### flow/design.v
module bit32_2to1mux(out,sel,in1,in2);
input [31:0] in1,in2;
output [31:0] out;
input sel;
assign out = sel ? in2 : in1;
endmodule
module bit32AND (out,in1,in2);
input [31:0] in1,in2;
output [31:0] out;
assign {out}=in1 &in2;
endmodule
module bit32OR (out,in1,in2);
input [31:0] in1,in2;
output [31:0] out;
assign {out}=in1 | in2;
endmodule
module FA_dataflow (Cout, Sum,In1,In2,Cin);
input[31:0] In1,In2;
input Cin;
output Cout;
output[31:0] Sum;
assign {Cout,Sum}=In1+In2+Cin;
endmodule
module bit32_3to1_mux(out,sel,in1,in2,in3);
    input [31:0] in1, in2, in3;
    output [31:0] out;
    input [1:0] sel;
    wire[31:0] out1;
    bit32_2to1mux mux1(out1,sel[0],in1,in2);
    bit32_2to1mux mux2(out,sel[1],out1,in3);
endmodule
module ALU(in1, in2,binvert,carryin,op,result,carryout);
    input [31:0] in1,in2;
    output [31:0] result;
    input [1:0] op;
    input carryin;
    input binvert;
    output carryout;
    wire [31:0] andresult,orresult,sum,
    binvertresult;
    wire[31:0] b_inv;
    assign b_inv = ~in2;    
    bit32_2to1mux mux1(binvertresult,
    binvert,in2,b_inv);
    bit32AND ander(andresult,in1,binvertresult);
    bit32OR orer(orresult,in1,binvertresult);
    FA_dataflow adde(carryout,sum,in1,binvertresult,
    carryin);
    bit32_3to1_mux mux2(result,op,andresult,
    orresult,sum);
endmodule
module alu_control(o0,o1,o2,op, ALUOp1, ALUOp0);
    output o0,o1,o2;
    input [5:0] op;
    input ALUOp1, ALUOp0;
    assign o2 = ALUOp0 | (ALUOp1 & op[1]);
    assign o1 = (~ALUOp1) | (~op[2]);
    assign o0 = ALUOp1 & (op[3] | op[0]);
endmodule
module ANDarray (RegDst,ALUSrc, MemtoReg, RegWrite, MemRead, MemWrite,Branch,ALUOp0,ALUOp1,Op);
input [5:0] Op;
output RegDst,ALUSrc,MemtoReg, RegWrite, MemRead, MemWrite,Branch,ALUOp0,ALUOp1;
wire Rformat, lw,sw,beq,addi;
assign Rformat= (~Op[0])& (~Op[1])& (~Op[2])& (~Op[3])& (~Op[4])& (~Op[5]);
assign lw = (Op[5]) & (~Op[4]) & (~Op[3]) & (~Op[2]) & (Op[1]) & (Op[0]);
assign sw = (Op[5]) & (~Op[4]) & (Op[3]) & (~Op[2]) & (Op[1]) & (Op[0]);
assign beq = (~Op[5]) & (~Op[4]) & (~Op[3]) & (Op[2]) & (~Op[1]) & (~Op[0]);
assign addi = (~Op[5]) & (~Op[4]) & (Op[3]) & (~Op[2]) & (~Op[1]) & (~Op[0]);
assign RegDst=Rformat;
assign ALUSrc = lw | sw | addi;
assign MemtoReg = lw;
assign RegWrite = Rformat | lw | addi;
assign MemRead = lw;
assign MemWrite = sw;
assign Branch = beq;
assign ALUOp1 = Rformat;
assign ALUOp0 = beq;
endmodule
module sign_extender(outp, inp);
output[31:0] outp;
input[15:0] inp;
assign outp = (inp[15]==1)? {16'hFFFF,inp} : {16'h0000,inp};
endmodule
module RegFile32(clk,reset,ReadReg1,ReadReg2,WriteData,WriteReg,RegWrite,ReadData1,ReadData2); 
input clk, reset, RegWrite;
input[31:0] WriteData;
output[31:0] ReadData1, ReadData2;
input[4:0] ReadReg1, ReadReg2, WriteReg;
reg[1023:0] registers;
always @ (posedge clk or negedge reset)
begin
if (!reset)
registers <= 1024'b00;
else if (RegWrite)
registers[WriteReg*32 +: 32] <= WriteData;
end
assign ReadData1 = registers[ReadReg1*32 +: 32];
assign ReadData2 = registers[ReadReg2*32 +: 32];
endmodule
module data_memory(clk,Address,WriteData,MemWrite,ReadData); 
input clk, MemWrite;
input[31:0] WriteData;
output[31:0] ReadData;
input[4:0] Address;
reg[1023:0] registers;
always @ (posedge clk)
begin
if (MemWrite)
registers[Address*32 +: 32] <= WriteData;
end
assign ReadData = registers[Address*32 +: 32];
endmodule
module SCDDataPath(ALUout, instr, reset, clk);
output[31:0] ALUout;
input clk, reset;
input[31:0] instr;
wire[31:0] ReadMemData,in1,in2,aluresult,signextended,instruction, ReadData1, ReadData2, WriteData;
wire RegDst, ALUSrc, MemtoReg, RegWrite, MemRead, MemWrite, Branch, ALUOp0, ALUOp1, ALUOp2;
wire o0, o1, o2, carryout;
wire[4:0] WriteReg;
assign instruction = instr;
ANDarray control_unit(RegDst,ALUSrc, MemtoReg, RegWrite, MemRead, MemWrite,Branch,ALUOp0,ALUOp1,instruction[31:26]);
assign WriteReg = (RegDst==1)? instruction[15:11] : instruction[20:16];
RegFile32 register_file(clk,reset,instruction[25:21],instruction[20:16],WriteData,WriteReg,RegWrite,ReadData1,ReadData2);
sign_extender sign_extend(signextended, instruction[15:0]);
bit32_2to1mux alu_src_mux(in2,ALUSrc,ReadData2,signextended);
alu_control alu_con_instancce(o0,o1,o2,instruction[5:0], ALUOp1, ALUOp0);
ALU alu_instance(ReadData1,in2,o2,o2,{o1,o0},ALUout,carryout);
data_memory data_mem_instance(clk,ALUout[4:0],ReadData2,MemWrite,ReadMemData);
bit32_2to1mux data_mem_mux(WriteData,MemtoReg,ALUout,ReadMemData);
endmodule
### flow/run.sh
#!/bin/bash
# the make line also repeats each setting of config.mk as NAME=value (left out here)
make -C /OpenROAD-flow-scripts/flow DESIGN_CONFIG=/design/flow/config.mk WORK_HOME=/design/flow/orfs CLKGATE_MAP_FILE= finish
### flow/config.mk
export PLATFORM = sky130hd
export DESIGN_NAME = SCDDataPath
export DESIGN_NICKNAME = SCDDataPath
export VERILOG_FILES = /design/flow/design.v
export SDC_FILE = /design/flow/constraint.sdc
export NUM_CORES = 4
export LEC_CHECK = 0
export CAP_MARGIN = 20
export CORE_MARGIN = 2
export CORE_UTILIZATION = 40
export SETUP_SLACK_MARGIN = 2.81
export SLEW_MARGIN = 20
### flow/constraint.sdc
create_clock -name core_clock -period 10.3 [get_ports {clk}]
set_input_delay 2.0600 -clock core_clock [delete_from_list [all_inputs] [get_ports {clk}]]
set_output_delay 2.0600 -clock core_clock [all_outputs]
set_load 0.01 [all_outputs]
==> impl_metrics.json, run 1 <==
{
  "critical_path_arrival_ns": 6.98,
  "die_w_microns": 532.2,
  "path_buffers": 5,
  "numSynthFlops": 2048,
  "io_pins": 66,
  "fillers": 24060,
  "areaGrowthSynthToFinish_pct": 15.51,
  "hpwlAfterDp_microns": 222100,
  "min_path_type": "reg2reg",
  "place_congestion": 0.8856,
  "clk_latency_ns": 0.90,
  "max_freq_mhz": 110.6,
  "drv_cap": 0,
  "openroad.warnings": 89,
  "cp-startpoint": "instr[16]",
  "swShare": 0.2550,
  "fin_crit_ns": 9.038,
  "critPathCaptureType": "primary output",
  "simple_gate_share": 0.04123,
  "p_leak_uw": 0.04830,
  "cp_slowest_cell": "mux4_2",
  "vias": 74630,
  "pg_comb_uw": 2300,
  "powerClk_uw": 7930,
  "track_usage": 0.2530,
  "reg2reg_to": "register_file.registers[31]",
  "cp-start-kind": "input pin",
  "antenna_found_initial": 12,
  "grt_max_degree": 194,
  "p_int_uw": 14090,
  "synthFlopType": "edfxtp_1",
  "fp_nets": 7922,
  "drt_wl_total_microns": 370100,
  "portBuffers": 65,
  "ys_cells": 7818,
  "cts_root_buf": "clkbuf_16",
  "postSynth.asyncResetShare": 0.5000,
  "fin_crit_sh": 0.8775,
  "synth-compound-area-share": 0.06877,
  "cts_buffers": 220,
  "viasPerCell": 6.356,
  "path_class": "in2out",
  "mux_share": 0.3376,
  "cp_cell_sequence": "buf_16, buf_12, buf_16, mux4_2, mux4_2, mux2_4, mux2i_2, xnor2_2, ha_2, a21o_1, a221o_1, a221oi_2, o21ai_2, a211oi_2, o21a_1, mux2i_2, nor2_1, buf_4, buf_6",
  "synth-edff-count": 1024,
  "fp_util": 0.4029,
  "cp_slowest_stage_delay_ns": 0.53,
  "status": "no timing/DRC/antenna violations",
  "power_switching_uw": 4822,
  "synth-warning-count": 2,
  "logic_family": "multiplexers",
  "worst-path-stages": 19,
  "finalSetupTns_ns": 0,
  "die_h_microns": 532.2,
  "min_delay_path_depth": 2,
  "top_cell_area_share": 0.2756,
  "worstPathMaxFanout": 7,
  "row_count": 193,
  "die-area_sq_mm": 0.2832,
  "syn_avg_cell_area_sq_um": 14.27,
  "worstReg2RegStart": "register_file.registers[994]",
  "fin_hold_ws_ns": 0.4931,
  "worst_pin_slew_ns": 1.099,
  "grt_pass1_wl_microns": 530400,
  "yosysSeqAreaShare": 0.5052,
  "synth_cell_types": 94,
  "grt_pass1_vias": 74330,
  "hold_violations": 0,
  "slew_violations": 0,
  "cts.sinks": 2048,
  "top_cells_by_area": "edfxtp_1, dfrtp_1, mux4_2, mux2_2, o21ai_0",
  "ir_drop_mv": 0.1518,
  "syn_inst": 7818,
  "power_frac_comb": 0.122,
  "drc_errors": 0,
  "hp-start": "register_file.registers[744]",
  "worstHoldEndpoint": "register_file.registers[744]",
  "clockBufferDepth": 3,
  "power_leader": "sequential cells",
  "drtIter0Drc": 8348,
  "crit_family": "multiplexers",
  "synthMostInstantiatedCell": "mux2_2",
  "p_seq_uw": 8680,
  "setup_viol": 0,
  "top_cells_by_count": "mux2_2, dfrtp_1, edfxtp_1, mux4_2, nand2_1",
  "crit_required_ns": 8.24,
  "clk_pin_slew_ns": 0.06,
  "p_per_area_mw_per_mm2": 146.7,
  "worstRegToRegCells": 25,
  "relSlewSlack": 0.2676,
  "adder_share": 0.007916,
  "ant_nets": 0,
  "seqPwrFrac": 0.459,
  "dr.pass1.iters": 6,
  "cts_tree": "done",
  "grt_setup_unrepaired": "true",
  "synth_area_sq_mm": 0.1116,
  "yosys_area_sq_mm": 0.1116,
  "core_sq_mm": 0.2770,
  "grt_overflow": 0,
  "yosysTopAreaCell": "edfxtp_1",
  "r2r_slack_ns": 4.14,
  "p_clk_frac": 0.419,
  "endpoint": "ALUout[27]",
  "clock_skew_ns": 0.08535,
  "nNetsFinal": 7952,
  "cts_max_level": 4,
  "ys_sh_xor": 0.004317,
  "drt-wirelength-per-cell_microns": 31.52
}
==> metal layers <==
| layer | track usage | part of all wire | vias up |
|---|---|---|---|
| li1 | - | - | 30600 |
| met1 | 0.3431 | 0.40 | 39910 |
| met2 | 0.3966 | 0.47 | 3402 |
| met3 | 0.05263 | 0.085 | 716 |
| met4 | 0.1023 | 0.044 | 2 |
| met5 | 0.002024 | 0.00021 | - |
==> per-stage QoR <==
stage | total power, uW | std cells | setup WS [ns] | utilization | area (sq um)
detailed placement | 10850 | 11100 | 0.2132 | 0.4221 | 116900
finish | 18910 | 11740 | 1.262 | 0.4654 | 128900
global placement | 10830 | 11100 | 0.2141 | 0.4220 | 116900
CTS | 18900 | 11660 | 1.391 | 0.4590 | 127100
global route | 19490 | 11740 | 1.168 | 0.4654 | 128900
floorplan | 10220 | 7818 | -24.74 | - | 111600
==> layout make-up <==
cell class / instances / area, sq um / share of cell area
repair buffers: 626 / 7038 / 0.05460
diodes: 4 / 10.01 / 0.00007766
well taps: 3705 / 4636 / 0.03596
multi-input cells: 4860 / 53290 / 0.4134
clock buffers: 292 / 6036 / 0.04683
inverters: 92 / 411.6 / 0.003194
clock inverters: 115 / 1102 / 0.008552
flip-flops and latches: 2048 / 56370 / 0.4374
==> what timing repair did <==
| item | CTS | global route |
|---|---|---|
| hold buffers | 0 | 0 |
| pin swaps | 101 | 91 |
| resized | 410 | 207 |
| cloned | 20 | 11 |
| setup buffers | 132 | 65 |
| setup endpoints to repair | 1980 | 1627 |
==> inputs of run 2 (changes only) <==
ABC_AREA = 1   (was default)
CELL_PAD_IN_SITES_DETAIL_PLACEMENT = 2   (was default)
CELL_PAD_IN_SITES_GLOBAL_PLACEMENT = 3   (was default)
CORE_ASPECT_RATIO = 1.23   (was default)
CORE_MARGIN = 8   (was 2)
CORE_UTILIZATION = 54   (was 40)
GPL_ROUTABILITY_DRIVEN = 1   (was default)
GPL_TIMING_DRIVEN = 1   (was default)
HOLD_SLACK_MARGIN = 0.07   (was default)
MAX_ROUTING_LAYER = met4   (was default)
MIN_ROUTING_LAYER = met2   (was default)
PLACE_DENSITY = 0.51   (was default)
SETUP_SLACK_MARGIN = default   (was 2.81)
SLEW_MARGIN = 35   (was 20)
TNS_END_PERCENT = 85   (was default)
clock period = 5.71 ns   (was 10.3 ns; I/O delays follow)
==> impl_metrics.json, run 2 <==
{
  "yosysTopAreaCell": "edfxtp_1",
  "fp_nets": 15050,
  "yosysSeqAreaShare": 0.4839,
  "yosys_area_sq_mm": 0.1165,
  "synth-compound-area-share": 0.2015,
  "top_cells_by_area": "edfxtp_1, dfrtp_1, nand2_1, o21ai_0, nand3_1",
  "core_sq_mm": 0.2150,
  "syn_avg_cell_area_sq_um": 7.793,
  "synthMostInstantiatedCell": "nand2_1",
  "synth-edff-count": 1024,
  "firstError": "[ERROR GPL-0301] Utilization 124.114 % exceeds 100%.",
  "die_w_microns": 434.8,
  "status": "did not finish",
  "row_count": 189,
  "synth_cell_types": 64,
  "simple_gate_share": 0.2088,
  "synth-warning-count": 2,
  "syn_inst": 14950,
  "adder_share": 0.007583,
  "synth_area_sq_mm": 0.1165,
  "synthFlopType": "edfxtp_1",
  "die_h_microns": 531.1,
  "stop_stage": "global placement without I/O (3_1_place_gp_skip_io)",
  "die-area_sq_mm": 0.2309,
  "ys_sh_xor": 0.003147,
  "postSynth.asyncResetShare": 0.5000,
  "mux_share": 0.005188,
  "top_cells_by_count": "nand2_1, o21ai_0, inv_1, nand3_1, a21oi_1",
  "numSynthFlops": 2048,
  "logic_family": "simple AND/OR/NAND/NOR gates",
  "fp_util": 0.5419,
  "top_cell_area_share": 0.2640,
  "ys_cells": 14950
}
==> inputs of run 3 (changes only) <==
ABC_AREA = default   (was 1)
CELL_PAD_IN_SITES_DETAIL_PLACEMENT = default   (was 2)
CELL_PAD_IN_SITES_GLOBAL_PLACEMENT = default   (was 3)
CORE_ASPECT_RATIO = default   (was 1.23)
CORE_MARGIN = 2   (was 8)
CORE_UTILIZATION = 70   (was 54)
CTS_CLUSTER_SIZE = 32   (was default)
GPL_ROUTABILITY_DRIVEN = default   (was 1)
GPL_TIMING_DRIVEN = default   (was 1)
HOLD_SLACK_MARGIN = default   (was 0.07)
MAX_ROUTING_LAYER = default   (was met4)
MIN_ROUTING_LAYER = default   (was met2)
PLACE_DENSITY = default   (was 0.51)
SLEW_MARGIN = 20   (was 35)
TNS_END_PERCENT = default   (was 85)
clock period = 9.0 ns   (was 5.71 ns; I/O delays follow)
==> impl_metrics.json, run 3 <==
{
  "clockBufferDepth": 3,
  "worstReg2RegStart": "register_file.registers[994]",
  "drt_wl_total_microns": 332800,
  "endpoint": "ALUout[31]",
  "r2r_slack_ns": 2.46,
  "max_freq_mhz": 111.5,
  "syn_avg_cell_area_sq_um": 14.27,
  "power_leader": "sequential cells",
  "core_sq_mm": 0.1584,
  "cp-start-kind": "input pin",
  "clk_pin_slew_ns": 0.07,
  "grt_pass1_wl_microns": 493400,
  "row_count": 146,
  "cts_hold_buf": 0,
  "reg2reg_to": "register_file.registers[615]",
  "mux_share": 0.3376,
  "utilization": 0.7806,
  "min_delay_path_depth": 2,
  "yosysSeqAreaShare": 0.5052,
  "worst_pin_slew_ns": 1.182,
  "portBuffers": 65,
  "synth_area_sq_mm": 0.1116,
  "path_class": "in2out",
  "drv_cap": 0,
  "ant_nets": 0,
  "ys_sh_xor": 0.004317,
  "crit_family": "AND-OR/OR-AND gates",
  "p_per_area_mw_per_mm2": 170.8,
  "pg_comb_uw": 2310,
  "synthMostInstantiatedCell": "mux2_2",
  "track_usage": 0.4125,
  "swShare": 0.2447,
  "grt_overflow": 0,
  "powerClk_uw": 8870,
  "slew_violations": 0,
  "worst-path-stages": 22,
  "drc_errors": 0,
  "yosysTopAreaCell": "edfxtp_1",
  "drtIter0Drc": 10650,
  "cp_cell_sequence": "buf_8, buf_12, buf_12, mux4_2, mux4_2, mux2_2, mux2i_1, xnor2_1, ha_1, inv_1, o21bai_1, a21o_1, a221o_1, a221oi_2, o21ai_2, a211oi_4, buf_4, nor2_1, a221oi_1, buf_4, nand2_1, dlygate4sd2_1",
  "grt_setup_unrepaired": "true",
  "syn_inst": 7818,
  "critical_path_arrival_ns": 7.17,
  "clk_latency_ns": 0.89,
  "drt-wirelength-per-cell_microns": 33.14,
  "fillers": 9237,
  "grt_pass1_vias": 75210,
  "synth-edff-count": 1024,
  "worstHoldEndpoint": "register_file.registers[709]",
  "fp_util": 0.7046,
  "antenna_found_initial": 11,
  "synthFlopType": "edfxtp_1",
  "cts_root_buf": "clkbuf_16",
  "fin_crit_sh": 0.9968,
  "hold_violations": 0,
  "cts_tree": "done",
  "fp_nets": 7922,
  "cp-startpoint": "instr[16]",
  "openroad.warnings": 98,
  "status": "no timing/DRC/antenna violations",
  "worstRegToRegCells": 19,
  "p_int_uw": 15950,
  "critPathCaptureType": "primary output",
  "io_pins": 66,
  "cp_slowest_cell": "mux4_2",
  "path_buffers": 7,
  "fin_crit_ns": 8.971,
  "min_path_type": "reg2reg",
  "hp-start": "register_file.registers[709]",
  "cp_slowest_stage_delay_ns": 0.50,
  "die_w_microns": 403.3,
  "synth-warning-count": 2,
  "worstPathMaxFanout": 11,
  "p_seq_uw": 9940,
  "cts.sinks": 2048,
  "postSynth.asyncResetShare": 0.5000,
  "logic_family": "multiplexers",
  "top_cell_area_share": 0.2756,
  "finalSetupTns_ns": 0,
  "yosys_area_sq_mm": 0.1116,
  "synth-compound-area-share": 0.06877,
  "place_congestion": 0.9451,
  "areaGrowthSynthToFinish_pct": 10.79,
  "cts_max_level": 4,
  "seqPwrFrac": 0.471,
  "dr.pass1.iters": 6,
  "hpwlAfterDp_microns": 209900,
  "power_frac_comb": 0.109,
  "p_clk_frac": 0.420,
  "top_cells_by_area": "edfxtp_1, dfrtp_1, mux4_2, mux2_2, o21ai_0",
  "synth_cell_types": 94,
  "relSlewSlack": 0.2098,
  "cts_buffers": 208,
  "grt_max_degree": 193,
  "setup_viol": 0,
  "power_switching_uw": 5169,
  "clock_skew_ns": 0.04384,
  "ir_drop_mv": 0.2184,
  "vias": 75230,
  "simple_gate_share": 0.04123,
  "p_leak_uw": 0.04703,
  "adder_share": 0.007916,
  "nNetsFinal": 7895,
  "viasPerCell": 7.490,
  "crit_required_ns": 7.20,
  "ys_cells": 7818,
  "die-area_sq_mm": 0.1626,
  "top_cells_by_count": "mux2_2, dfrtp_1, edfxtp_1, mux4_2, nand2_1",
  "numSynthFlops": 2048,
  "die_h_microns": 403.3
}
==> run 3: metal layers <==
layer,GRT usage,wire (microns)
met1,0.5700,123300
met2,0.6217,152900
met3,0.1064,39420
met4,0.1961,17220
met5,0,23
==> run 3: per-stage QoR <==
step                cell area [sq um]  hold slack, ns  setup slack (ns)  instances  power [uW]
finish                         123600          0.4975           0.02865      10040       21120
global route                   123600          0.5251          -0.05835      10040       21620
CTS                            123400          0.5013          0.006855      10030       21130
detailed placement             116400          0.4875           -0.6946       9644       12400
global placement               116400          0.4740           -0.6375       9643       12370
floorplan                      111600          0.4609            -25.78       7818       11700
==> run 3: final cells by class <==
class,count,area [sq um],share of cell area
Sequential cell,2048,56370,0.4560
Multi-Input combinational cell,4858,51910,0.4199
Clock buffer,285,5779,0.04675
Timing Repair Buffer,583,5460,0.04417
Tap cell,2072,2592,0.02097
Clock inverter,102,1127,0.009119
Inverter,92,366.6,0.002965
Antenna cell,4,10.01,0.00008097
==> run 3: what timing repair did <==
action / in CTS / in global routing
setup endpoints to repair: 10 / 14
pin swaps: 4 / 10
gates resized: 22 / 35
cloned: 0 / 1
buffers inserted: 0 / 8
hold endpoints to repair: 0 / 0
==> inputs of run 4 (changes only) <==
CORE_UTILIZATION = 72   (was 70)
CTS_CLUSTER_SIZE = 72   (was 32)
PLACE_DENSITY_LB_ADDON = 0.0   (was default)
SETUP_SLACK_MARGIN = 2.08   (was default)
clock period = 7.35 ns   (was 9.0 ns; I/O delays follow)
==> impl_metrics.json, run 4 <==
{
  "endpoint": "ALUout[31]",
  "place_congestion": 0.9810,
  "die_w_microns": 397.7,
  "synth-edff-count": 1024,
  "crit_required_ns": 5.88,
  "core_sq_mm": 0.1540,
  "critPathCaptureType": "primary output",
  "ys_sh_xor": 0.004317,
  "yosys_area_sq_mm": 0.1116,
  "power_leader": "sequential cells",
  "top_cell_area_share": 0.2756,
  "grt_overflow": 0,
  "r2r_slack_ns": 1.31,
  "clock_skew_ns": 0.03851,
  "cp-startpoint": "instr[16]",
  "critical_path_arrival_ns": 6.34,
  "status": "finished with violations",
  "cts_tree": "done",
  "synth_cell_types": 94,
  "reg2reg_to": "data_mem_instance.registers[26]",
  "top_cells_by_count": "mux2_2, dfrtp_1, edfxtp_1, mux4_2, nand2_1",
  "ant_nets": 0,
  "fin_ws_ns": -0.4603,
  "synthMostInstantiatedCell": "mux2_2",
  "p_seq_uw": 12200,
  "grt_setup_unrepaired": "true",
  "worstRegToRegCells": 22,
  "top_cells_by_area": "edfxtp_1, dfrtp_1, mux4_2, mux2_2, o21ai_0",
  "slew_violations": 0,
  "fp_util": 0.7244,
  "grt_max_degree": 195,
  "fin_crit_ns": 7.810,
  "logic_family": "multiplexers",
  "die_h_microns": 397.7,
  "viasPerCell": 7.520,
  "synth-warning-count": 2,
  "worst-path-stages": 22,
  "grt_pass1_wl_microns": 516100,
  "fillers": 7579,
  "min_path_type": "reg2reg",
  "syn_avg_cell_area_sq_um": 14.27,
  "worstPathMaxFanout": 6,
  "ys_cells": 7818,
  "drt-wirelength-per-cell_microns": 33.43,
  "cp_slowest_cell": "mux4_2",
  "synth_area_sq_mm": 0.1116,
  "io_pins": 66,
  "cp_cell_sequence": "buf_16, buf_12, buf_6, mux4_2, mux4_2, mux2_4, mux2i_1, xnor2_1, ha_1, inv_2, o21bai_4, a21o_1, a221o_1, a221oi_2, o21ai_2, a211oi_4, buf_4, nor2_1, a221oi_2, buf_4, nand2_4, buf_6",
  "drtIter0Drc": 11370,
  "antenna_found_initial": 10,
  "worst_pin_slew_ns": 1.058,
  "adder_share": 0.007916,
  "relSlewSlack": 0.2932,
  "yosysSeqAreaShare": 0.5052,
  "postSynth.asyncResetShare": 0.5000,
  "hold_violations": 0,
  "clk_pin_slew_ns": 0.06,
  "syn_inst": 7818,
  "path_class": "in2out",
  "hpwlAfterDp_microns": 226300,
  "max_freq_mhz": 128.0,
  "p_clk_frac": 0.420,
  "drv_cap": 0,
  "hp-start": "register_file.registers[373]",
  "simple_gate_share": 0.04123,
  "cts.sinks": 2048,
  "ir_drop_mv": 0.2696,
  "swShare": 0.2425,
  "place_ws_ns": -1.548,
  "grt_pass1_vias": 79220,
  "nNetsFinal": 8284,
  "vias": 78210,
  "yosysTopAreaCell": "edfxtp_1",
  "p_int_uw": 20180,
  "fin_crit_sh": 1.063,
  "areaGrowthSynthToFinish_pct": 15.98,
  "power_switching_uw": 6461,
  "finalSetupTns_ns": -4.403,
  "die-area_sq_mm": 0.1581,
  "cts_root_buf": "clkbuf_16",
  "mux_share": 0.3376,
  "openroad.warnings": 84,
  "synthFlopType": "edfxtp_1",
  "p_leak_uw": 0.05009,
  "so.violations": "negative setup slack",
  "crit_family": "AND-OR/OR-AND gates",
  "setup_viol": 18,
  "worstHoldEndpoint": "register_file.registers[373]",
  "drc_errors": 0,
  "path_buffers": 7,
  "drt_wl_total_microns": 347700,
  "p_per_area_mw_per_mm2": 205.9,
  "synth-compound-area-share": 0.06877,
  "cts_hold_buf": 0,
  "cts_buffers": 205,
  "cp_slowest_stage_delay_ns": 0.56,
  "clockBufferDepth": 3,
  "clk_latency_ns": 0.85,
  "min_delay_path_depth": 2,
  "power_frac_comb": 0.123,
  "numSynthFlops": 2048,
  "powerClk_uw": 11200,
  "pg_comb_uw": 3290,
  "fp_nets": 7922,
  "row_count": 144,
  "track_usage": 0.4439,
  "dr.pass1.iters": 9,
  "seqPwrFrac": 0.457,
  "cts_max_level": 4,
  "portBuffers": 65,
  "worstReg2RegStart": "register_file.registers[738]",
  "cp-start-kind": "input pin"
}
run 4: timing repair:
item	in CTS	in global routing
cloned	5	2
gates resized	297	79
pin swaps	93	38
setup buffers	46	13
endpoints found under the setup margin	2080	2080
run 4: area by class of cell:
class / instances / area (sq um) / share of cell area
Inverter: 92 / 374.1 / 0.002891
Clock inverter: 95 / 1247 / 0.009639
Antenna cell: 5 / 12.51 / 0.00009668
Timing Repair Buffer: 975 / 10510 / 0.08117
Tap cell: 2044 / 2557 / 0.01976
Multi-Input combinational cell: 4858 / 52410 / 0.4050
Clock buffer: 283 / 5933 / 0.04585
Sequential cell: 2048 / 56370 / 0.4356
run 4: routing by layer:
layer  up-vias  GRT usage  wire, microns
met4         6     0.2383          21750
met5         -          0             36
met2      5503     0.6766         161600
li1      31240          -              -
met1     40210     0.5936         122100
met3      1255     0.1161          42230
run 4: metrics by stage:
step,cells,hold slack (ns),util,area (sq um),power [uW]
finish,10400,0.5008,0.8401,129400,26640
global route,10400,0.5262,0.8401,129400,27240
CTS,10380,0.5009,0.8368,128900,26540
detailed placement,9950,0.4872,0.7824,120500,15500
global placement,9950,0.4746,0.7824,120500,15450
floorplan,7818,0.4609,-,111600,14320
==> inputs of run 5 (changes only) <==
CORE_ASPECT_RATIO = 0.89   (was default)
CTS_CLUSTER_SIZE = 31   (was 72)
HOLD_SLACK_MARGIN = -0.08   (was default)
SETUP_SLACK_MARGIN = 1.35   (was 2.08)
clock period = 8.28 ns   (was 7.35 ns; I/O delays follow)
==> impl_metrics.json, run 5 <==
{
  "seqPwrFrac": 0.472,
  "cts.sinks": 2048,
  "track_usage": 0.4406,
  "cts_buffers": 199,
  "cts_root_buf": "clkbuf_16",
  "worstHoldEndpoint": "register_file.registers[362]",
  "postSynth.asyncResetShare": 0.5000,
  "r2r_slack_ns": 2.02,
  "swShare": 0.2495,
  "simple_gate_share": 0.04123,
  "worst_pin_slew_ns": 1.200,
  "die-area_sq_mm": 0.1582,
  "clk_latency_ns": 0.87,
  "cp_cell_sequence": "buf_16, buf_12, mux4_2, mux4_2, mux2_4, mux2i_1, xnor2_1, ha_1, a21oi_2, o21bai_2, a21o_1, a221o_1, a221oi_2, o21ai_2, a211oi_2, buf_4, o21a_4, mux2i_2, nor2_1, buf_4, buf_6",
  "viasPerCell": 7.658,
  "dpl.cell_count": 9716,
  "max_freq_mhz": 122.1,
  "relSlewSlack": 0.1970,
  "drt-wirelength-per-cell_microns": 34.67,
  "cp-start-kind": "input pin",
  "grt_setup_unrepaired": "true",
  "setup_viol": 0,
  "top_cell_area_share": 0.2756,
  "yosys_area_sq_mm": 0.1116,
  "grt_max_degree": 175,
  "crit_family": "multiplexers",
  "yosysSeqAreaShare": 0.5052,
  "io_pins": 66,
  "clockBufferDepth": 3,
  "power_switching_uw": 5705,
  "crit_required_ns": 6.62,
  "die_h_microns": 375.4,
  "synth-compound-area-share": 0.06877,
  "synth_cell_types": 94,
  "hold_violations": 0,
  "fp_util": 0.7238,
  "synthFlopType": "edfxtp_1",
  "vias": 78680,
  "drc_errors": 0,
  "fin_crit_sh": 0.9888,
  "powerClk_uw": 9260,
  "ys_cells": 7818,
  "drt_wl_total_microns": 356200,
  "numSynthFlops": 2048,
  "adder_share": 0.007916,
  "cp_slowest_cell": "mux4_2",
  "hpwlAfterDp_microns": 217200,
  "slew_violations": 0,
  "synth-warning-count": 2,
  "p_seq_uw": 10800,
  "fillers": 7924,
  "p_clk_frac": 0.405,
  "p_int_uw": 17160,
  "fp_nets": 7922,
  "clk_pin_slew_ns": 0.06,
  "antenna_found_initial": 5,
  "ant_nets": 0,
  "fin_crit_ns": 8.187,
  "logic_family": "multiplexers",
  "synthMostInstantiatedCell": "mux2_2",
  "p_leak_uw": 0.04903,
  "drv_cap": 0,
  "fin_hold_ws_ns": 0.5058,
  "grt_overflow": 0,
  "synth-edff-count": 1024,
  "pg_comb_uw": 2810,
  "p_per_area_mw_per_mm2": 179.4,
  "critical_path_arrival_ns": 6.53,
  "yosysTopAreaCell": "edfxtp_1",
  "endpoint": "ALUout[27]",
  "stdcell_count": 10280,
  "drtIter0Drc": 12210,
  "cp_slowest_stage_delay_ns": 0.51,
  "status": "no timing/DRC/antenna violations",
  "row_count": 136,
  "min_delay_path_depth": 2,
  "worst-path-stages": 21,
  "top_cells_by_area": "edfxtp_1, dfrtp_1, mux4_2, mux2_2, o21ai_0",
  "syn_inst": 7818,
  "cp-startpoint": "instr[16]",
  "die_w_microns": 421.3,
  "portBuffers": 65,
  "place_congestion": 0.9779,
  "areaGrowthSynthToFinish_pct": 14.23,
  "syn_avg_cell_area_sq_um": 14.27,
  "dr.pass1.iters": 7,
  "hp-start": "register_file.registers[362]",
  "cts_tree": "done",
  "reg2reg_to": "data_mem_instance.registers[940]",
  "power_leader": "sequential cells",
  "worstReg2RegStart": "register_file.registers[483]",
  "openroad.warnings": 101,
  "path_class": "in2out",
  "ys_sh_xor": 0.004317,
  "ir_drop_mv": 0.2008,
  "cts_max_level": 4,
  "power_frac_comb": 0.123,
  "critPathCaptureType": "primary output",
  "min_path_type": "reg2reg",
  "nNetsFinal": 8135,
  "clock_skew_ns": 0.05298,
  "grt_pass1_vias": 77480,
  "top_cells_by_count": "mux2_2, dfrtp_1, edfxtp_1, mux4_2, nand2_1",
  "grt_pass1_wl_microns": 512900,
  "worstRegToRegCells": 31,
  "core_sq_mm": 0.1542,
  "synth_area_sq_mm": 0.1116,
  "worstPathMaxFanout": 8,
  "path_buffers": 5,
  "mux_share": 0.3376
}
[run 5: cell type report]
cell class                 count  area, sq um  area share
multi-input combinational   4858        52870      0.4148
sequential                  2048        56370      0.4423
timing repair buffer         832         8721     0.06842
clock buffer                 273         5539     0.04345
inverter                      92        372.9    0.002925
clock inverter                91        975.9    0.007656
antenna                       11        27.53   0.0002159
tap                         2070         2590     0.02032
[run 5: stage by stage]
stage          setup slack [ns]  instance area [sq um]  power [uW]  utilization  setup TNS, ns
2_1_floorplan            -26.35                 111600       12710            -              -
3_3_place_gp            -0.5338                 117200       13450       0.7603         -3.189
3_5_place_dp            -0.5544                 117200       13490       0.7603         -3.650
4_1_cts                  0.1578                 125500       22670       0.8140              0
5_1_grt                 0.02381                 127400       23380       0.8266              0
6_report                0.09268                 127500       22870       0.8268              0
[run 5: repair_timing]
item | in CTS | in global routing
cloned | 12 | 17
pin swaps | 84 | 95
resized | 297 | 255
setup buffers | 83 | 71
endpoints found under the setup margin | 290 | 885
hold buffers | 0 | 0
[run 5: metal layers]
metal	vias up	GRT usage	share of wire	wire length, microns
met5	-	0.007576	0.00053	188
met4	6	0.2152	0.059	20920
met3	1232	0.1401	0.15	52670
met2	6285	0.6378	0.44	157100
met1	40200	0.6130	0.35	125300
li1	30960	-	-	-
==> inputs of run 6 (changes only) <==
CORE_ASPECT_RATIO = default   (was 0.89)
CTS_CLUSTER_DIAMETER = 97   (was default)
CTS_CLUSTER_SIZE = 20   (was 31)
HOLD_SLACK_MARGIN = default   (was -0.08)
PLACE_DENSITY_LB_ADDON = default   (was 0.0)
SETUP_SLACK_MARGIN = 1.14   (was 1.35)
clock period = 8.16 ns   (was 8.28 ns; I/O delays follow)
==> impl_metrics.json, run 6 <==
{
  "relSlewSlack": 0.2325,
  "synth-edff-count": 1024,
  "fin_crit_sh": 0.9945,
  "drtIter0Drc": 10650,
  "track_usage": 0.4207,
  "die_h_microns": 397.7,
  "drc_errors": 0,
  "swShare": 0.2522,
  "simple_gate_share": 0.04123,
  "viasPerCell": 7.569,
  "grt_max_degree": 189,
  "hpwlAfterDp_microns": 218900,
  "drv_cap": 0,
  "p_total_uw": 19600,
  "worstPathMaxFanout": 8,
  "status": "no timing/DRC/antenna violations",
  "synth_cell_types": 94,
  "hp-start": "register_file.registers[746]",
  "row_count": 144,
  "cts_max_level": 3,
  "worst_pin_slew_ns": 1.151,
  "die-area_sq_mm": 0.1581,
  "fin_hold_ws_ns": 0.5061,
  "place_area_sq_mm": 0.1179,
  "p_clk_frac": 0.304,
  "clock_skew_ns": 0.03405,
  "grt_pass1_wl_microns": 489900,
  "synth_area_sq_mm": 0.1116,
  "syn_avg_cell_area_sq_um": 14.27,
  "postSynth.asyncResetShare": 0.5000,
  "logic_family": "multiplexers",
  "io_pins": 66,
  "dr.pass1.iters": 9,
  "r2r_slack_ns": 2.13,
  "clk_latency_ns": 0.79,
  "top_cells_by_count": "mux2_2, dfrtp_1, edfxtp_1, mux4_2, nand2_1",
  "critPathCaptureType": "primary output",
  "clk_pin_slew_ns": 0.09,
  "grt_overflow": 0,
  "nNetsFinal": 8024,
  "adder_share": 0.007916,
  "reg2reg_to": "data_mem_instance.registers[528]",
  "place_congestion": 0.9469,
  "cts_buffers": 112,
  "seqPwrFrac": 0.558,
  "syn_inst": 7818,
  "path_class": "in2out",
  "crit_required_ns": 6.53,
  "fin_crit_ns": 8.115,
  "setup_viol": 0,
  "yosysSeqAreaShare": 0.5052,
  "cp-startpoint": "instr[16]",
  "max_freq_mhz": 123.2,
  "fillers": 8711,
  "fp_nets": 7922,
  "synth-warning-count": 2,
  "p_per_area_mw_per_mm2": 159.2,
  "drt-wirelength-per-cell_microns": 33.10,
  "hold_violations": 0,
  "clockBufferDepth": 3,
  "fp_util": 0.7244,
  "power_frac_comb": 0.138,
  "synthFlopType": "edfxtp_1",
  "antenna_found_initial": 7,
  "slew_violations": 0,
  "openroad.warnings": 88,
  "core_sq_mm": 0.1540,
  "portBuffers": 65,
  "path_buffers": 7,
  "pg_comb_uw": 2710,
  "final_cell_area_sq_mm": 0.1231,
  "endpoint": "ALUout[31]",
  "min_path_type": "reg2reg",
  "crit_family": "AND-OR/OR-AND gates",
  "cp-start-kind": "input pin",
  "p_int_uw": 14660,
  "p_leak_uw": 0.04684,
  "worstReg2RegStart": "register_file.registers[993]",
  "ant_nets": 0,
  "grt_pass1_vias": 75000,
  "dpl.cell_count": 9747,
  "synthMostInstantiatedCell": "mux2_2",
  "p_seq_uw": 10900,
  "areaGrowthSynthToFinish_pct": 10.30,
  "drt_wl_total_microns": 331000,
  "mux_share": 0.3376,
  "power_switching_uw": 4943,
  "top_cells_by_area": "edfxtp_1, dfrtp_1, mux4_2, mux2_2, o21ai_0",
  "cts_root_buf": "clkbuf_16",
  "cp_slowest_stage_delay_ns": 0.53,
  "ys_cells": 7818,
  "top_cell_area_share": 0.2756,
  "grt_setup_unrepaired": "true",
  "synth-compound-area-share": 0.06877,
  "ys_sh_xor": 0.004317,
  "vias": 75680,
  "powerClk_uw": 5950,
  "critical_path_arrival_ns": 6.48,
  "ir_drop_mv": 0.1906,
  "worst-path-stages": 21,
  "worstRegToRegCells": 23,
  "numSynthFlops": 2048,
  "yosys_area_sq_mm": 0.1116,
  "cp_slowest_cell": "mux4_2",
  "cts_tree": "done",
  "min_delay_path_depth": 2,
  "power_leader": "sequential cells",
  "cp_cell_sequence": "buf_16, buf_12, buf_12, buf_16, mux4_2, mux4_2, mux2_4, mux2i_1, xnor2_1, ha_2, a21o_1, a221o_1, a221oi_2, o21ai_2, a211oi_4, buf_6, nor2_2, a221oi_2, buf_4, nand2_4, buf_6",
  "stdcell_count": 9999,
  "worstHoldEndpoint": "register_file.registers[746]",
  "yosysTopAreaCell": "edfxtp_1",
  "die_w_microns": 397.7,
  "cts.sinks": 2048
}
## run 6: per-stage QoR
stage	TNS, ns	utilization	setup slack [ns]
after floorplan	-	-	-26.45
after global placement	-8.991	0.7651	-1.010
after detailed placement	-8.960	0.7652	-0.9825
after CTS	0	0.7940	0.1240
after global routing	-0.1369	0.7990	-0.05005
final	0	0.7990	0.04522
## run 6: what timing repair did
item                                    CTS  global route
pin swaps                                84            66
endpoints found under the setup margin  363           809
hold buffers                              0             0
cloned                                    6             0
setup buffers                            67            29
gates resized                           290           137
## run 6: cell type report
| type | instances | area [sq um] | share of cell area |
|---|---|---|---|
| timing repair buffer | 808 | 8100 | 0.06581 |
| clock inverter | 7 | 122.6 | 0.0009963 |
| sequential | 2048 | 56370 | 0.4580 |
| tap | 2044 | 2557 | 0.02078 |
| multi-input combinational | 4858 | 52600 | 0.4273 |
| clock buffer | 140 | 2939 | 0.02388 |
| inverter | 92 | 384.1 | 0.003121 |
| antenna | 2 | 5.005 | 0.00004066 |
## run 6: routing by layer
metal	share of wire	GRT usage
met3	0.12	0.09659
met1	0.36	0.5818
met5	0.000097	0
met2	0.47	0.6475
met4	0.054	0.1915
==> inputs of run 7 (changes only) <==
CAP_MARGIN = 35   (was 20)
CORE_ASPECT_RATIO = 1.07   (was default)
CORE_UTILIZATION = 66   (was 72)
CTS_CLUSTER_DIAMETER = default   (was 97)
CTS_CLUSTER_SIZE = default   (was 20)
PLACE_DENSITY = 0.43   (was default)
SETUP_SLACK_MARGIN = 1.05   (was 1.14)
clock period = 5.71 ns   (was 8.16 ns; I/O delays follow)
==> impl_metrics.json, run 7 <==
{
  "status": "finished with violations",
  "so.violations": "negative setup slack",
  "stdcell_count": 11400,
  "top_cells_by_area": "edfxtp_1, dfrtp_1, mux4_2, mux2_2, o21ai_0",
  "die-area_sq_mm": 0.1724,
  "path_class": "in2out",
  "crit_required_ns": 4.57,
  "core_sq_mm": 0.1684,
  "mux_share": 0.3376,
  "logic_family": "multiplexers",
  "cp_cell_sequence": "buf_16, buf_16, mux4_2, mux4_2, mux2_4, mux2i_1, xnor2_1, ha_1, a21oi_2, o21bai_2, a21o_1, a221o_1, a221oi_2, o21ai_2, a211oi_2, buf_4, o21a_4, mux2i_4, buf_6, nor2_4, buf_6",
  "portBuffers": 65,
  "slew_violations": 0,
  "synth_area_sq_mm": 0.1116,
  "fp_nets": 7922,
  "power_frac_comb": 0.144,
  "cts_max_level": 4,
  "die_w_microns": 401.5,
  "ys_cells": 7818,
  "clk_latency_ns": 0.91,
  "place_congestion": 0.9723,
  "cts_hold_buf": 0,
  "postSynth.asyncResetShare": 0.5000,
  "openroad.warnings": 93,
  "max_freq_mhz": 137.7,
  "fin_ws_ns": -1.551,
  "hpwlAfterDp_microns": 240400,
  "ant_nets": 0,
  "dr.pass1.iters": 9,
  "worstPathMaxFanout": 6,
  "power_switching_uw": 8873,
  "worstReg2RegStart": "register_file.registers[674]",
  "row_count": 156,
  "synthFlopType": "edfxtp_1",
  "die_h_microns": 429.3,
  "cts.sinks": 2048,
  "fin_crit_sh": 1.272,
  "r2r_slack_ns": -0.37,
  "grt_overflow": 0,
  "cp-startpoint": "instr[16]",
  "p_seq_uw": 15700,
  "setup_viol": 2079,
  "worst-path-stages": 21,
  "synth_cell_types": 94,
  "dpl.cell_count": 10710,
  "io_pins": 66,
  "power_leader": "sequential cells",
  "path_buffers": 5,
  "seqPwrFrac": 0.451,
  "p_clk_frac": 0.404,
  "min_path_type": "in2async",
  "numSynthFlops": 2048,
  "p_per_area_mw_per_mm2": 244.0,
  "reg2reg_to": "data_mem_instance.registers[271]",
  "drt_wl_total_microns": 408000,
  "top_cells_by_count": "mux2_2, dfrtp_1, edfxtp_1, mux4_2, nand2_1",
  "p_leak_uw": 0.05841,
  "yosysTopAreaCell": "edfxtp_1",
  "vias": 83970,
  "syn_avg_cell_area_sq_um": 14.27,
  "synthMostInstantiatedCell": "mux2_2",
  "syn_inst": 7818,
  "endpoint": "ALUout[27]",
  "swShare": 0.2557,
  "relSlewSlack": 0.3592,
  "yosysSeqAreaShare": 0.5052,
  "nNetsFinal": 9119,
  "clk_pin_slew_ns": 0.06,
  "cp_slowest_cell": "mux4_2",
  "synth-compound-area-share": 0.06877,
  "clock_skew_ns": 0.04282,
  "fp_util": 0.6624,
  "cp_slowest_stage_delay_ns": 0.51,
  "worstRegToRegCells": 28,
  "areaGrowthSynthToFinish_pct": 27.47,
  "grt_max_degree": 162,
  "synth-warning-count": 2,
  "fin_crit_ns": 7.261,
  "ir_drop_mv": 0.3053,
  "critical_path_arrival_ns": 6.12,
  "track_usage": 0.4236,
  "cts_root_buf": "clkbuf_16",
  "critPathCaptureType": "primary output",
  "pg_comb_uw": 5010,
  "finalSetupTns_ns": -1012.92,
  "adder_share": 0.007916,
  "drt-wirelength-per-cell_microns": 35.78,
  "grt_pass1_vias": 80590,
  "drtIter0Drc": 12710,
  "drv_cap": 0,
  "crit_family": "multiplexers",
  "ys_sh_xor": 0.004317,
  "synth-edff-count": 1024,
  "hold_violations": 0,
  "grt_setup_unrepaired": "true",
  "fillers": 7887,
  "worst_pin_slew_ns": 0.9612,
  "clockBufferDepth": 3,
  "simple_gate_share": 0.04123,
  "grt_pass1_wl_microns": 536800,
  "cp-start-kind": "input pin",
  "antenna_found_initial": 16,
  "drc_errors": 0,
  "p_total_uw": 34700,
  "powerClk_uw": 14000,
  "yosys_area_sq_mm": 0.1116,
  "top_cell_area_share": 0.2756,
  "p_int_uw": 25830,
  "cts_tree": "done",
  "viasPerCell": 7.363,
  "cts_buffers": 206
}
-- run 7: per-layer routing --
layer,vias to the layer above,global-route usage,part of all wire
met5,-,0,0.00019
met4,12,0.2341,0.092
met3,1832,0.08434,0.12
met2,6381,0.6556,0.45
met1,42790,0.5706,0.34
li1,32950,-,-
-- run 7: cell type report --
class | count | area, sq um | area share
inverter | 92 | 399.1 | 0.002806
clock inverter | 94 | 904.6 | 0.006360
tap | 2212 | 2768 | 0.01946
multi-input combinational | 4858 | 55600 | 0.3909
clock buffer | 286 | 5957 | 0.04188
sequential | 2048 | 56370 | 0.3963
antenna | 4 | 10.01 | 0.00007037
timing repair buffer | 1809 | 20220 | 0.1422
-- run 7: timing repair --
item,in CTS,in global routing
gates resized,520,959
buffers inserted,109,101
cloned,26,72
pin swaps,101,147
endpoints found under the setup margin,2080,2080
-- run 7: per-stage QoR --
step                cell area [sq um]  hold slack, ns  worst slack (ns)  utilization
finish                         142200          0.2446            -1.551       0.8444
floorplan                      111600          0.4609            -28.41            -
CTS                            136000          0.2746            -1.341       0.8075
detailed placement             126000          0.4886            -2.322       0.7481
global placement               126000          0.4749            -2.310       0.7478
global route                   142200          0.2981            -1.568       0.8444
==> inputs of run 8 (changes only) <==
CAP_MARGIN = 20   (was 35)
CORE_ASPECT_RATIO = 0.94   (was 1.07)
CORE_UTILIZATION = 72   (was 66)
CTS_CLUSTER_SIZE = 57   (was default)
PLACE_DENSITY = default   (was 0.43)
PLACE_DENSITY_LB_ADDON = 0.0   (was default)
SETUP_SLACK_MARGIN = -0.48   (was 1.05)
clock period = 6.25 ns   (was 5.71 ns; I/O delays follow)
==> impl_metrics.json, run 8 <==
{
  "synth-edff-count": 1024,
  "top_cells_by_area": "edfxtp_1, dfrtp_1, mux4_2, mux2_2, o21ai_0",
  "p_int_uw": 23470,
  "cts_root_buf": "clkbuf_16",
  "reg2reg_to": "data_mem_instance.registers[25]",
  "utilization": 0.8503,
  "dpl.cell_count": 10160,
  "crit_required_ns": 5.00,
  "top_cell_area_share": 0.2756,
  "track_usage": 0.4628,
  "r2r_slack_ns": 0.31,
  "pg_comb_uw": 3850,
  "logic_family": "multiplexers",
  "power_leader": "sequential cells",
  "ant_nets": 0,
  "cp_cell_sequence": "buf_16, buf_16, buf_12, buf_12, buf_16, buf_6, mux4_2, mux4_2, mux2_4, o21ai_4, xnor2_2, ha_4, a21o_1, a21oi_2, inv_2, a21o_1, a21oi_2, o21a_2, a2111oi_4, nor2_1, xor2_1, a21oi_2, buf_2",
  "grt_setup_unrepaired": "true",
  "viasPerCell": 7.614,
  "cp-startpoint": "instr[16]",
  "mux_share": 0.3376,
  "powerClk_uw": 13000,
  "swShare": 0.2470,
  "antenna_found_initial": 9,
  "row_count": 140,
  "place_area_sq_mm": 0.1221,
  "fin_hold_ws_ns": 0.4185,
  "fp_nets": 7922,
  "areaGrowthSynthToFinish_pct": 17.73,
  "cts_tree": "done",
  "power_frac_comb": 0.123,
  "slew_violations": 0,
  "cts_buffers": 206,
  "adder_share": 0.007916,
  "grt_max_degree": 170,
  "synth-warning-count": 2,
  "hold_violations": 0,
  "clk_latency_ns": 0.87,
  "crit_family": "AND-OR/OR-AND gates",
  "power_switching_uw": 7697,
  "cp-start-kind": "input pin",
  "cts.sinks": 2048,
  "cts_hold_buf": 0,
  "clk_pin_slew_ns": 0.06,
  "openroad.warnings": 85,
  "postSynth.asyncResetShare": 0.5000,
  "cp_slowest_cell": "mux4_2",
  "nNetsFinal": 8493,
  "so.violations": "negative setup slack",
  "hpwlAfterDp_microns": 235500,
  "drc_errors": 0,
  "vias": 80960,
  "finalSetupTns_ns": -21.71,
  "drtIter0Drc": 12100,
  "yosysSeqAreaShare": 0.5052,
  "ys_sh_xor": 0.004317,
  "numSynthFlops": 2048,
  "worstRegToRegCells": 21,
  "drt_wl_total_microns": 367500,
  "drt-wirelength-per-cell_microns": 34.56,
  "max_freq_mhz": 136.6,
  "ir_drop_mv": 0.2855,
  "p_clk_frac": 0.417,
  "top_cells_by_count": "mux2_2, dfrtp_1, edfxtp_1, mux4_2, nand2_1",
  "status": "finished with violations",
  "yosysTopAreaCell": "edfxtp_1",
  "relSlewSlack": 0.3401,
  "clock_skew_ns": 0.06817,
  "path_buffers": 8,
  "synth_area_sq_mm": 0.1116,
  "critical_path_arrival_ns": 6.07,
  "core_sq_mm": 0.1545,
  "yosys_area_sq_mm": 0.1116,
  "fin_crit_ns": 7.318,
  "setup_viol": 69,
  "fin_ws_ns": -1.068,
  "worstPathMaxFanout": 7,
  "die-area_sq_mm": 0.1581,
  "grt_overflow": 0,
  "syn_inst": 7818,
  "min_path_type": "in2async",
  "ys_cells": 7818,
  "portBuffers": 65,
  "critPathCaptureType": "primary output",
  "synthMostInstantiatedCell": "mux2_2",
  "p_per_area_mw_per_mm2": 237.2,
  "syn_avg_cell_area_sq_um": 14.27,
  "clockBufferDepth": 3,
  "p_leak_uw": 0.05125,
  "fin_crit_sh": 1.171,
  "path_class": "in2out",
  "synth-compound-area-share": 0.06877,
  "grt_pass1_wl_microns": 534800,
  "cts_max_level": 4,
  "worst_pin_slew_ns": 0.9898,
  "synthFlopType": "edfxtp_1",
  "die_h_microns": 385.7,
  "stdcell_count": 10630,
  "simple_gate_share": 0.04123,
  "die_w_microns": 410.0,
  "worstReg2RegStart": "register_file.registers[610]",
  "worst-path-stages": 23,
  "drv_cap": 0,
  "final_cell_area_sq_mm": 0.1314,
  "place_congestion": 0.9841,
  "synth_cell_types": 94,
  "dr.pass1.iters": 8,
  "io_pins": 66,
  "cp_slowest_stage_delay_ns": 0.52,
  "seqPwrFrac": 0.459,
  "endpoint": "ALUout[29]",
  "fp_util": 0.7223,
  "grt_pass1_vias": 81580,
  "p_seq_uw": 14300
}
## run 8: cell type report
cell class	instances	area [sq um]
multi-input combinational	4858	52840
antenna	9	22.52
inverter	92	369.1
fill	7170	23120
sequential	2048	56370
clock buffer	282	5806
tap	2059	2576
clock inverter	102	1194
timing repair buffer	1183	12190
## run 8: layer usage
layer  wire [microns]  vias up  part of all wire  track usage
met2           164700     6627              0.45       0.6806
met3            52160     1404              0.14       0.1527
li1                 -    31730                 -            -
met1           127600    41190              0.35       0.6206
met4            22700       14             0.062       0.2484
met5              246        -           0.00067            0
## run 8: timing repair
item / in CTS / in global routing
gates resized: 251 / 149
cloned: 7 / 4
buffers inserted: 65 / 49
setup endpoints to repair: 29 / 30
pin swaps: 87 / 83
endpoints found under the hold margin: 0 / 0
## run 8: stage by stage
stage	power [uW]	setup WS (ns)
global placement	18170	-2.024
detailed placement	18230	-2.105
floorplan	16840	-27.98
CTS	31010	-0.8906
global route	31810	-1.125
finish	31170	-1.068
==> inputs of run 9 (changes only) <==
CORE_ASPECT_RATIO = default   (was 0.94)
CORE_UTILIZATION = 24   (was 72)
CTS_CLUSTER_SIZE = default   (was 57)
PLACE_DENSITY_LB_ADDON = default   (was 0.0)
SETUP_SLACK_MARGIN = default   (was -0.48)
clock period = 15.1 ns   (was 6.25 ns; I/O delays follow)
==> impl_metrics.json, run 9 <==
{
  "nNetsFinal": 7672,
  "die_w_microns": 685.9,
  "clock_skew_ns": 0.09706,
  "p_int_uw": 9577,
  "yosys_area_sq_mm": 0.1116,
  "worst-path-stages": 19,
  "yosysTopAreaCell": "edfxtp_1",
  "fin_crit_ns": 13.35,
  "synth-edff-count": 1024,
  "endpoint": "ALUout[27]",
  "synth_area_sq_mm": 0.1116,
  "cts_root_buf": "clkbuf_16",
  "areaGrowthSynthToFinish_pct": 13.50,
  "worstReg2RegStart": "register_file.registers[609]",
  "grt_pass1_vias": 71580,
  "top_cells_by_count": "mux2_2, dfrtp_1, edfxtp_1, mux4_2, nand2_1",
  "worst_pin_slew_ns": 1.227,
  "synthFlopType": "edfxtp_1",
  "cts.sinks": 2048,
  "path_class": "in2out",
  "max_freq_mhz": 74.90,
  "worstHoldEndpoint": "register_file.registers[210]",
  "hold_violations": 0,
  "yosysSeqAreaShare": 0.5052,
  "dr.pass1.iters": 6,
  "place_congestion": 0.8601,
  "status": "no timing/DRC/antenna violations",
  "vias": 72730,
  "clk_latency_ns": 0.94,
  "cts_hold_buf": 0,
  "ys_sh_xor": 0.004317,
  "ir_drop_mv": 0.1024,
  "grt_pass1_wl_microns": 523900,
  "grt_setup_unrepaired": "false",
  "drc_errors": 0,
  "die_h_microns": 685.9,
  "worstPathMaxFanout": 69,
  "fin_hold_ws_ns": 0.4967,
  "postSynth.asyncResetShare": 0.5000,
  "drtIter0Drc": 9098,
  "r2r_slack_ns": 7.27,
  "reg2reg_to": "data_mem_instance.registers[147]",
  "drt-wirelength-per-cell_microns": 25.98,
  "simple_gate_share": 0.04123,
  "critPathCaptureType": "primary output",
  "critical_path_arrival_ns": 10.33,
  "hp-start": "register_file.registers[210]",
  "viasPerCell": 5.217,
  "clockBufferDepth": 4,
  "cp_cell_sequence": "buf_8, buf_12, mux4_2, mux4_2, mux2_2, mux2i_1, xnor2_1, ha_1, a21oi_1, o21bai_1, a21o_1, a221o_1, a221oi_1, o21ai_0, a211oi_1, o21a_1, mux2i_1, nor2_1, clkdlybuf4s50_1",
  "cp-startpoint": "instr[16]",
  "numSynthFlops": 2048,
  "utilization": 0.2734,
  "cp_slowest_stage_delay_ns": 0.81,
  "p_per_area_mw_per_mm2": 100.9,
  "cts_max_level": 4,
  "relSlewSlack": 0.1732,
  "syn_inst": 7818,
  "row_count": 250,
  "ys_cells": 7818,
  "crit_family": "multiplexers",
  "grt_max_degree": 184,
  "fp_util": 0.2409,
  "portBuffers": 65,
  "min_delay_path_depth": 2,
  "fin_crit_sh": 0.8842,
  "min_path_type": "reg2reg",
  "cts_buffers": 231,
  "openroad.warnings": 80,
  "p_clk_frac": 0.432,
  "p_seq_uw": 5920,
  "synth-compound-area-share": 0.06877,
  "die-area_sq_mm": 0.4704,
  "power_switching_uw": 3209,
  "synth-warning-count": 2,
  "mux_share": 0.3376,
  "logic_family": "multiplexers",
  "hpwlAfterDp_microns": 221000,
  "power_leader": "sequential cells",
  "cts_resized": 0,
  "grt_overflow": 0,
  "slew_violations": 0,
  "seqPwrFrac": 0.463,
  "cts_tree": "done",
  "top_cell_area_share": 0.2756,
  "syn_avg_cell_area_sq_um": 14.27,
  "crit_required_ns": 12.08,
  "adder_share": 0.007916,
  "cp-start-kind": "input pin",
  "p_leak_uw": 0.04579,
  "post_cts_buffers": 0,
  "ant_nets": 0,
  "setup_viol": 0,
  "clk_pin_slew_ns": 0.06,
  "cp_slowest_cell": "a211oi_1",
  "worstRegToRegCells": 20,
  "top_cells_by_area": "edfxtp_1, dfrtp_1, mux4_2, mux2_2, o21ai_0",
  "fp_nets": 7922,
  "io_pins": 66,
  "drv_cap": 0,
  "drt_wl_total_microns": 362200,
  "antenna_found_initial": 26,
  "path_buffers": 3,
  "power_frac_comb": 0.105,
  "core_sq_mm": 0.4633,
  "powerClk_uw": 5520,
  "track_usage": 0.1491,
  "swShare": 0.2510,
  "synth_cell_types": 94,
  "pg_comb_uw": 1340,
  "synthMostInstantiatedCell": "mux2_2",
  "finalSetupTns_ns": 0
}
[run 9: final cells by class]
cell class	count	area, sq um
multi-input combinational	4858	51920
clock buffer	314	6376
timing repair buffer	337	2964
clock inverter	103	887.1
inverter	92	366.6
fill	47010	336600
sequential	2048	56370
antenna	14	35.03
tap	6174	7725
[run 9: per-layer routing]
metal	vias up	wire [microns]	GRT usage	part of all wire
met1	38990	155400	0.2091	0.43
met2	3092	166200	0.2341	0.46
li1	30060	-	-	-
met3	575	28000	0.02416	0.077
met4	10	12460	0.04947	0.034
met5	-	50	0	0.00014
[run 9: through the flow]
step	total power, uW	setup WS (ns)	cells	instance area (sq um)
detailed placement	7377	1.873	13510	119300
global placement	7370	1.749	13510	119300
CTS	12870	1.859	13920	126500
finish	12790	1.749	13940	126700
global route	13160	1.456	13940	126600
floorplan	6971	-20.90	7818	111600
==> inputs of run 10 (changes only) <==
CELL_PAD_IN_SITES_DETAIL_PLACEMENT = 1   (was default)
CORE_UTILIZATION = 61   (was 24)
CTS_CLUSTER_DIAMETER = 271   (was default)
GPL_ROUTABILITY_DRIVEN = 0   (was default)
MAX_ROUTING_LAYER = met4   (was default)
MIN_ROUTING_LAYER = met2   (was default)
SETUP_SLACK_MARGIN = 1.45   (was default)
clock period = 9.95 ns   (was 15.1 ns; I/O delays follow)
==> impl_metrics.json, run 10 <==
{
  "syn_avg_cell_area_sq_um": 14.27,
  "firstError": "[ERROR GRT-0232] Routing congestion too high. Check the congestion heatmap in the GUI.",
  "yosys_area_sq_mm": 0.1116,
  "syn_inst": 7818,
  "yosysSeqAreaShare": 0.5052,
  "cts.sinks": 2048,
  "die_w_microns": 431.7,
  "stop_stage": "global routing (5_1_grt)",
  "fp_nets": 7922,
  "ys_sh_xor": 0.004317,
  "top_cells_by_count": "mux2_2, dfrtp_1, edfxtp_1, mux4_2, nand2_1",
  "die_h_microns": 431.7,
  "yosysTopAreaCell": "edfxtp_1",
  "ys_cells": 7818,
  "synth-compound-area-share": 0.06877,
  "logic_family": "multiplexers",
  "synth-warning-count": 2,
  "adder_share": 0.007916,
  "cts_buffers": 215,
  "synthMostInstantiatedCell": "mux2_2",
  "status": "did not finish",
  "synth-edff-count": 1024,
  "io_pins": 66,
  "synth_area_sq_mm": 0.1116,
  "numSynthFlops": 2048,
  "simple_gate_share": 0.04123,
  "synthFlopType": "edfxtp_1",
  "core_sq_mm": 0.1813,
  "postSynth.asyncResetShare": 0.5000,
  "top_cell_area_share": 0.2756,
  "hpwlAfterDp_microns": 238200,
  "mux_share": 0.3376,
  "clockBufferDepth": 3,
  "cts_max_level": 4,
  "row_count": 156,
  "track_usage": 0.7143,
  "grt_overflow": 159,
  "fp_util": 0.6154,
  "place_ws_ns": -0.004663,
  "portBuffers": 65,
  "synth_cell_types": 94,
  "top_cells_by_area": "edfxtp_1, dfrtp_1, mux4_2, mux2_2, o21ai_0",
  "cts_root_buf": "clkbuf_16",
  "die-area_sq_mm": 0.1864
}
-- run 10: stage by stage --
stage / cell area [sq um] / cells
after global placement: 115800 / 9848
after detailed placement: 115800 / 9848
after CTS: 124900 / 10350
after floorplan: 111600 / 7818
-- run 10: what timing repair did --
item / 4_1_cts
buffers inserted: 85
pin swaps: 81
hold buffers: 0
gates cloned: 11
gates resized: 277
endpoints found under the setup margin: 30
-- run 10: routing by layer --
metal,overflow,track usage
met1,-,-
met2,12,0.7809
met3,128,0.7951
met4,19,0.4355
met5,-,-
==> inputs of run 11 (changes only) <==
CELL_PAD_IN_SITES_DETAIL_PLACEMENT = default   (was 1)
CORE_UTILIZATION = 29   (was 61)
CTS_CLUSTER_DIAMETER = default   (was 271)
GPL_ROUTABILITY_DRIVEN = default   (was 0)
MAX_ROUTING_LAYER = default   (was met4)
MIN_ROUTING_LAYER = default   (was met2)
SETUP_SLACK_MARGIN = default   (was 1.45)
clock period = 10.3 ns   (was 9.95 ns; I/O delays follow)
==> impl_metrics.json, run 11 <==
{
  "worst_pin_slew_ns": 1.101,
  "viasPerCell": 5.729,
  "hold_violations": 0,
  "grt_setup_unrepaired": "false",
  "place_area_sq_mm": 0.1189,
  "place_congestion": 0.8855,
  "drv_cap": 0,
  "min_delay_path_depth": 2,
  "hpwlAfterDp_microns": 230800,
  "areaGrowthSynthToFinish_pct": 13.23,
  "p_total_uw": 18910,
  "cts_root_buf": "clkbuf_16",
  "postSynth.asyncResetShare": 0.5000,
  "crit_top_cell": "buf_4",
  "r2r_slack_ns": 3.31,
  "pg_comb_uw": 2010,
  "power_leader": "sequential cells",
  "antenna_found_initial": 12,
  "io_pins": 66,
  "status": "no timing/DRC/antenna violations",
  "cp-start-kind": "input pin",
  "path_class": "in2out",
  "simple_gate_share": 0.04123,
  "grt_pass1_vias": 74480,
  "fp_util": 0.2917,
  "fin_crit_sh": 0.9735,
  "die-area_sq_mm": 0.3898,
  "clockBufferDepth": 4,
  "numSynthFlops": 2048,
  "syn_inst": 7818,
  "openroad.warnings": 98,
  "fin_crit_ns": 10.03,
  "logic_family": "multiplexers",
  "syn_avg_cell_area_sq_um": 14.27,
  "synth-compound-area-share": 0.06877,
  "top_cells_by_count": "mux2_2, dfrtp_1, edfxtp_1, mux4_2, nand2_1",
  "ant_nets": 0,
  "vias": 73680,
  "drc_errors": 0,
  "slew_violations": 0,
  "worstRegToRegCells": 24,
  "drt-wirelength-per-cell_microns": 28.44,
  "swShare": 0.2487,
  "core_sq_mm": 0.3826,
  "track_usage": 0.1832,
  "relSlewSlack": 0.2580,
  "worstReg2RegStart": "register_file.registers[224]",
  "ys_sh_xor": 0.004317,
  "synth-edff-count": 1024,
  "cp_slowest_stage_delay_ns": 0.68,
  "nNetsFinal": 7738,
  "worst-path-stages": 22,
  "p_leak_uw": 0.04633,
  "p_seq_uw": 8680,
  "power_frac_comb": 0.106,
  "grt_overflow": 0,
  "die_h_microns": 624.3,
  "critical_path_arrival_ns": 7.97,
  "top_cells_by_area": "edfxtp_1, dfrtp_1, mux4_2, mux2_2, o21ai_0",
  "cp-startpoint": "instr[26]",
  "yosys_area_sq_mm": 0.1116,
  "seqPwrFrac": 0.459,
  "worstHoldEndpoint": "register_file.registers[198]",
  "crit_required_ns": 8.24,
  "hp-start": "register_file.registers[198]",
  "clk_latency_ns": 0.93,
  "crit_family": "AND-OR/OR-AND gates",
  "cts_max_level": 4,
  "synth-warning-count": 2,
  "p_clk_frac": 0.435,
  "dr.pass1.iters": 6,
  "cts_tree": "done",
  "ir_drop_mv": 0.1500,
  "yosysSeqAreaShare": 0.5052,
  "final_cell_area_sq_mm": 0.1264,
  "worstPathMaxFanout": 14,
  "min_path_type": "reg2reg",
  "synthMostInstantiatedCell": "mux2_2",
  "cp_slowest_cell": "or3_1",
  "reg2reg_to": "data_mem_instance.registers[19]",
  "synth_area_sq_mm": 0.1116,
  "max_freq_mhz": 99.73,
  "row_count": 227,
  "p_per_area_mw_per_mm2": 149.6,
  "fp_nets": 7922,
  "synth_cell_types": 94,
  "setup_viol": 0,
  "p_int_uw": 14200,
  "die_w_microns": 624.3,
  "grt_pass1_wl_microns": 531400,
  "post_cts_buffers": 0,
  "path_buffers": 7,
  "endpoint": "ALUout[27]",
  "powerClk_uw": 8220,
  "yosysTopAreaCell": "edfxtp_1",
  "portBuffers": 65,
  "fillers": 36800,
  "cts.sinks": 2048,
  "fin_hold_ws_ns": 0.5000,
  "critPathCaptureType": "primary output",
  "power_switching_uw": 4702,
  "synthFlopType": "edfxtp_1",
  "ys_cells": 7818,
  "drt_wl_total_microns": 365800,
  "utilization": 0.3303,
  "adder_share": 0.007916,
  "grt_max_degree": 185,
  "clock_skew_ns": 0.1012,
  "mux_share": 0.3376,
  "top_cell_area_share": 0.2756,
  "dpl.cell_count": 12440,
  "cp_cell_sequence": "clkdlybuf4s50_1, or3_1, o21a_1, or3_1, buf_4, mux2i_1, xnor2_1, ha_1, inv_1, o21bai_1, a21o_1, a221o_1, a221oi_1, o21ai_0, a211oi_2, buf_4, o21a_1, mux2i_1, buf_4, nor2_1, buf_4, clkdlybuf4s50_1",
  "stdcell_count": 12860,
  "clk_pin_slew_ns": 0.06,
  "drtIter0Drc": 8533,
  "cts_buffers": 228
}
[run 11: layout make-up]
cell class                      count  area [sq um]  area share
Timing Repair Buffer              406          3918     0.03100
Multi-Input combinational cell   4858         51980      0.4114
Sequential cell                  2048         56370      0.4462
Clock inverter                    102          1037    0.008209
Clock buffer                      306          6351     0.05026
Antenna cell                       11         27.53   0.0002179
Inverter                           92         366.6    0.002901
Tap cell                         5038          6304     0.04989
[run 11: layer usage]
metal,global-route usage,wire (microns)
met3,0.03621,30780
met5,0,8
met2,0.2924,169900
met1,0.2415,147300
met4,0.08019,17870
[run 11: metrics by stage]
| stage | setup WS, ns | TNS, ns |
|---|---|---|
| 2_1_floorplan | -24.74 | - |
| 3_3_place_gp | -0.1001 | -0.1503 |
| 3_5_place_dp | -0.01106 | -0.01106 |
| 4_1_cts | 0.2138 | 0 |
| 5_1_grt | 0.02340 | 0 |
| 6_report | 0.2730 | 0 |
[run 11: timing repair]
item                                    in CTS  in global routing
pin swaps                                    0                  1
resized                                      1                  0
hold buffers                                 0                  0
endpoints found under the setup margin       1                  1
Power and IR drop assume default switching activity.
